==> v1: inputs <==
==> flow/design.v (excerpt) <==
module fifo#(parameter DEPTH = 16,
             parameter WIDTH = 16)(
  	input logic clk,
  	input logic rst,
  	input logic push_i,
    input logic [WIDTH-1:0] push_data_i,
  	input logic pop_i,
    output logic [WIDTH-1:0] pop_data_i,
    output logic fifo_full,
    output logic fifo_empty);
Settings: LEC_CHECK=0, CAP_MARGIN=20, CELL_PAD_IN_SITES_DETAIL_PLACEMENT=2, CELL_PAD_IN_SITES_GLOBAL_PLACEMENT=3, CORE_MARGIN=2, CORE_UTILIZATION=40, CTS_CLUSTER_SIZE=14, HOLD_SLACK_MARGIN=0.2, MIN_ROUTING_LAYER=met2, SLEW_MARGIN=25, TNS_END_PERCENT=30; clock period 5.0 ns.
run.sh (not shown) runs the stock make flow with config.mk's settings and CLKGATE_MAP_FILE=.
==> v31 (differences from v1) <==
CELL_PAD_IN_SITES_DETAIL_PLACEMENT = default   (was 2)
CELL_PAD_IN_SITES_GLOBAL_PLACEMENT = default   (was 3)
CORE_UTILIZATION = 17   (was 40)
CTS_CLUSTER_SIZE = default   (was 14)
HOLD_SLACK_MARGIN = default   (was 0.2)
MIN_ROUTING_LAYER = default   (was met2)
SLEW_MARGIN = 20   (was 25)
TNS_END_PERCENT = default   (was 30)
==> flow/constraint.sdc (replaced) <==
create_clock -name core_clock -period 3.41 [get_ports {clk}]
set_input_delay 0.6820 -clock core_clock [delete_from_list [all_inputs] [get_ports {clk}]]
set_output_delay 0.6820 -clock core_clock [all_outputs]
set_load 0.01 [all_outputs]
==> v5 (differences from v1) <==
CAP_MARGIN = 5   (was 20)
CELL_PAD_IN_SITES_DETAIL_PLACEMENT = default   (was 2)
CELL_PAD_IN_SITES_GLOBAL_PLACEMENT = 0   (was 3)
CORE_UTILIZATION = 72   (was 40)
CTS_CLUSTER_SIZE = 33   (was 14)
GPL_ROUTABILITY_DRIVEN = 0   (was default)
GPL_TIMING_DRIVEN = 1   (was default)
HOLD_SLACK_MARGIN = 0.29   (was 0.2)
MIN_ROUTING_LAYER = met1   (was met2)
PLACE_DENSITY = 0.39   (was default)
SETUP_SLACK_MARGIN = -0.05   (was default)
SLEW_MARGIN = 40   (was 25)
TNS_END_PERCENT = default   (was 30)
==> flow/constraint.sdc (replaced) <==
create_clock -name core_clock -period 1.91 [get_ports {clk}]
set_input_delay 0.3820 -clock core_clock [delete_from_list [all_inputs] [get_ports {clk}]]
set_output_delay 0.3820 -clock core_clock [all_outputs]
set_load 0.01 [all_outputs]
==> results <==
- v5 finished but failed the layout checks on negative setup slack. v31 completed with no timing, DRC or antenna violations. v1 completed without violations.
- Clock power: v1 < v31 < v5.
- The highest register-to-register slack belongs to v1, the lowest to v5.
- Combinational power: v31 is lower than v5 (about 60%).
- Synthesized area is the same in v1 and v5.
- Worst setup slack, highest first: v1, v31, v5.
- Synthesized cell count is the same in v1 and v5.
- Of v31 and v1, v1 has the higher first-iteration DRC count (gap about 50%, measured against v1).
- Core utilization: v5 > v1 > v31.
- Die size: v5 < v1 < v31.
==> figures <==
Worst Tran Pin Value: v1 1.05 ns; v5 0.905 ns; v31 0.679 ns
Chip Width: v1 191 microns; v5 144 microns; v31 292 microns
Relative contribution of combinational cells to total power: v1 0.094; v5 0.136; v31 0.099
R2r worst-path depth: v1 6; v5 7; v31 6
Initial drt markers: v1 1,142; v5 1,137; v31 548
Unrepaired setup endpoints after global routing: v1 no; v5 yes; v31 no
Mean routed wirelength per cell: v1 28.7 microns; v5 32.8 microns; v31 17.6 microns
Worst Hold Depth: v1 2; v5 1; v31 2
Crit path capture: v1 fifo_full; v5 mem_queue[103]$_DFFE_PP_; v31 mem_queue[195]$_DFFE_PP_
CTS clock-pin slew for the worst setup and hold paths: v1 0.05 ns; v5 0.06 ns; v31 0.06 ns
Worst-case headroom to the max-slew limit: v1 0.302; v5 0.396; v31 0.545
Total setup buffers inserted after CTS: v1 0; v5 19; v31 0
# nets final: v1 840; v5 949; v31 848
Arr. time, crit path: v1 2.45 ns; v5 2.58 ns; v31 3.34 ns
Internal power of the cells: v1 4.37 mW; v5 11.4 mW; v31 6.20 mW
Leakage: v1 5.20 nW; v5 6.21 nW; v31 5.22 nW
Status: v1 no timing/DRC/antenna violations; v5 complete, but fails checks; v31 no timing/DRC/antenna violations
Violated checks: v1 -; v5 negative setup slack; v31 -
Worst vdd rail ir drop: v1 0.259 mV; v5 0.891 mV; v31 0.322 mV
Std cell rows: v1 68; v5 51; v31 105
Maximum clock skew at final layout: v1 0.0168 ns; v5 0.0234 ns; v31 0.0105 ns
Power is estimated from default activity; no workload was simulated.
